== trial 49 ==
// pipelined
module pipelined(
    input  wire              clk,
    input  wire              rst,
    input  wire              in_valid,
    output wire              in_ready,
    input  wire signed [15:0] a,
    input  wire signed [15:0] b,
    input  wire signed [15:0] c,
    input  wire signed [15:0] d,
    input  wire signed [15:0] e,
    output reg               out_valid,
    input  wire              out_ready,
    output reg signed [31:0]  y
);
export LEC_CHECK = 0
export CAP_MARGIN = 15
export CORE_MARGIN = 2
export CORE_UTILIZATION = 72
export CTS_CLUSTER_DIAMETER = 174
export CTS_CLUSTER_SIZE = 95
export SLEW_MARGIN = 20
export TNS_END_PERCENT = 5
create_clock -name core_clock -period 7.37 [get_ports {clk}]
run.sh (not shown) runs the stock make flow with config.mk's settings and CLKGATE_MAP_FILE=.
Trial 49 did not stop at any stage, and its layout met the timing, design-rule and antenna checks.
diff inputs: trial 49 => trial 33
- CORE_UTILIZATION: 72 -> 27
- TNS_END_PERCENT: 5 -> unset
- CTS_CLUSTER_DIAMETER: 174 -> unset
- CAP_MARGIN: 15 -> 20
- CTS_CLUSTER_SIZE: 95 -> unset
- the clock period (ns, I/O delays scaled along): 7.37 -> 7.79
## What came out
For the detailed-route wire length, trial 33 came in 3.3 mm lower than trial 49 did.
Of trial 33 and trial 49, the higher met1 usage belongs to trial 49.
The placed instance area in trial 33 sits about 2% above the value recorded for trial 49.

========
## run 1
The RTL this note starts from:
==> flow/design.v <==
`timescale 1ns / 1ps
module pipelined(
    input  wire              clk,
    input  wire              rst,
    input  wire              in_valid,
    output wire              in_ready,
    input  wire signed [15:0] a,
    input  wire signed [15:0] b,
    input  wire signed [15:0] c,
    input  wire signed [15:0] d,
    input  wire signed [15:0] e,
    output reg               out_valid,
    input  wire              out_ready,
    output reg signed [31:0]  y
);
    wire s3_ready_in;
    wire s2_ready_in;
    wire s1_ready_in;
    assign s3_ready_in = (~out_valid) || (out_valid && out_ready);
    assign s2_ready_in = (~s2_valid)  || (s2_valid  && s3_ready_in);
    assign s1_ready_in = (~s1_valid)  || (s1_valid  && s2_ready_in);
    assign in_ready = s1_ready_in;
    wire in_send = in_valid && in_ready;
    reg signed [31:0] s1_p1;
    reg signed [31:0] s1_p2;
    reg signed [15:0] s1_e;
    reg               s1_valid;
    always @(posedge clk) begin
        if (rst) begin
            s1_valid <= 1'b0;
            s1_p1    <= 32'sd0;
            s1_p2    <= 32'sd0;
            s1_e     <= 16'sd0;
        end else if (s1_ready_in) begin
            s1_valid <= in_send;
            if (in_send) begin
                s1_p1 <= $signed(a) * $signed(b);
                s1_p2 <= $signed(c) * $signed(d);
                s1_e  <= e;
            end
        end
    end
    reg signed [31:0] s2_s;
    reg signed [15:0] s2_e;
    reg               s2_valid;
    always @(posedge clk) begin
        if (rst) begin
            s2_valid <= 1'b0;
            s2_s     <= 32'sd0;
            s2_e     <= 16'sd0;
        end else if (s2_ready_in) begin
            s2_valid <= s1_valid;
            if (s1_valid) begin
                s2_s <= s1_p1 + s1_p2;
                s2_e <= s1_e;
            end
        end
    end
    always @(posedge clk) begin
        if (rst) begin
            out_valid <= 1'b0;
            y         <= 32'sd0;
        end else if (s3_ready_in) begin
            out_valid <= s2_valid;
            if (s2_valid) begin
                y <= s2_s + $signed(s2_e);
            end
        end
    end
endmodule
Settings: LEC_CHECK=0, ABC_AREA=1, CAP_MARGIN=0, CORE_ASPECT_RATIO=0.5, CORE_MARGIN=2, CORE_UTILIZATION=69, CTS_CLUSTER_DIAMETER=372, CTS_CLUSTER_SIZE=96, PLACE_DENSITY=0.38, SLEW_MARGIN=20, TNS_END_PERCENT=10; clock period 4.64 ns.
FAIL run 1 @ global routing: tool exited with error
Input-level comparison between run 2 and run 1:
--- a/flow/config.mk
+++ b/flow/config.mk
@@ -7,11 +7,11 @@
 export LEC_CHECK = 0
 export ABC_AREA = 1
-export CAP_MARGIN = 0
+export CAP_MARGIN = 20
 export CORE_ASPECT_RATIO = 0.5
 export CORE_MARGIN = 2
-export CORE_UTILIZATION = 69
-export CTS_CLUSTER_DIAMETER = 372
-export CTS_CLUSTER_SIZE = 96
-export PLACE_DENSITY = 0.38
+export CORE_UTILIZATION = 40
+export CTS_CLUSTER_DIAMETER = 261
+export CTS_CLUSTER_SIZE = 100
+export SETUP_SLACK_MARGIN = -0.79
 export SLEW_MARGIN = 20
 export TNS_END_PERCENT = 10
==> flow/constraint.sdc <==
create_clock -name core_clock -period 8.0 [get_ports {clk}]
set_input_delay 1.6000 -clock core_clock [delete_from_list [all_inputs] [get_ports {clk}]]
set_output_delay 1.6000 -clock core_clock [all_outputs]
set_load 0.01 [all_outputs]
[summary]
- Post-synthesis xor/xnor area fraction came out exactly the same in run 2 and run 1.
- On total die size, the higher figure sits with run 2, not run 1.
- Run 2: last weighted congestion value of the routability-driven placer about 7% below run 1
- Run 2 reached the final stage; the timing, design-rule and antenna checks on its layout passed.
- Run 2 vs run 1 — number of placement rows climbed by more than a quarter
- Run 2 vs. run 1: sum of net half-perimeters after detailed placement shrank by about 6%, post-CTS repair timing setup buffer count shrank by 135, number of cell instances after yosys synthesis held steady.
Edits applied to the flow inputs when going from run 2 to run 3:
==> flow/config.mk <==
export PLATFORM = sky130hd
export DESIGN_NAME = pipelined
export DESIGN_NICKNAME = pipelined
export VERILOG_FILES = /design/flow/design.v
export SDC_FILE = /design/flow/constraint.sdc
export NUM_CORES = 4
export LEC_CHECK = 0
export CAP_MARGIN = 10
export CELL_PAD_IN_SITES_GLOBAL_PLACEMENT = 3
export CORE_MARGIN = 2
export CORE_UTILIZATION = 40
export SLEW_MARGIN = 20
export TNS_END_PERCENT = 40
==> results <==
Diff run 2 -> run 3: post-route cell area saw a decrease; count of placed standard cells in the final layout, fillers left out saw a decrease; synthesized area per cell saw an increase.
What run 4 does differently from run 3 at the input level:
--- a/flow/config.mk
+++ b/flow/config.mk
@@ -6,8 +6,10 @@
 export NUM_CORES = 4
 export LEC_CHECK = 0
-export CAP_MARGIN = 10
-export CELL_PAD_IN_SITES_GLOBAL_PLACEMENT = 3
+export CAP_MARGIN = 20
 export CORE_MARGIN = 2
-export CORE_UTILIZATION = 40
+export CORE_UTILIZATION = 46
+export CTS_CLUSTER_DIAMETER = 246
+export CTS_CLUSTER_SIZE = 100
+export PLACE_DENSITY = 0.75
+export SETUP_SLACK_MARGIN = -0.79
 export SLEW_MARGIN = 20
-export TNS_END_PERCENT = 40
==> results <==
- Run 4 vs. run 3: final period demand of the worst path went up by 0.059 ns.
- Summary: die area, run 4 better than run 3
- From run 3 to run 4, synthesized area did not move at all.
- Maximum fanout along the worst path in run 4 is 1 above run 3.
- The non-clock buffer share of cell area in run 4 was lower than what run 3 gave.
- Compared with run 3, run 4 has less setup slack.
- Run 3 -> run 4: non-clock buffer instance count of the final layout decreased by more than 10%
- Overall routed net length of run 4 falls short of that of run 3 by more than 10%.
Here is what was changed in the inputs of run 5 compared with run 4.
==> flow/config.mk <==
export PLATFORM = sky130hd
export DESIGN_NAME = pipelined
export DESIGN_NICKNAME = pipelined
export VERILOG_FILES = /design/flow/design.v
export SDC_FILE = /design/flow/constraint.sdc
export NUM_CORES = 4
export LEC_CHECK = 0
export CAP_MARGIN = 10
export CELL_PAD_IN_SITES_DETAIL_PLACEMENT = 1
export CELL_PAD_IN_SITES_GLOBAL_PLACEMENT = 0
export CORE_MARGIN = 2
export CORE_UTILIZATION = 40
export HOLD_SLACK_MARGIN = -0.05
export SLEW_MARGIN = 20
export TNS_END_PERCENT = 55
[summary]
- Across run 4 and run 5, none had a timing, DRC or antenna violation.
- Global-route wire length before repair, run 5 vs run 4: up by more than 10%
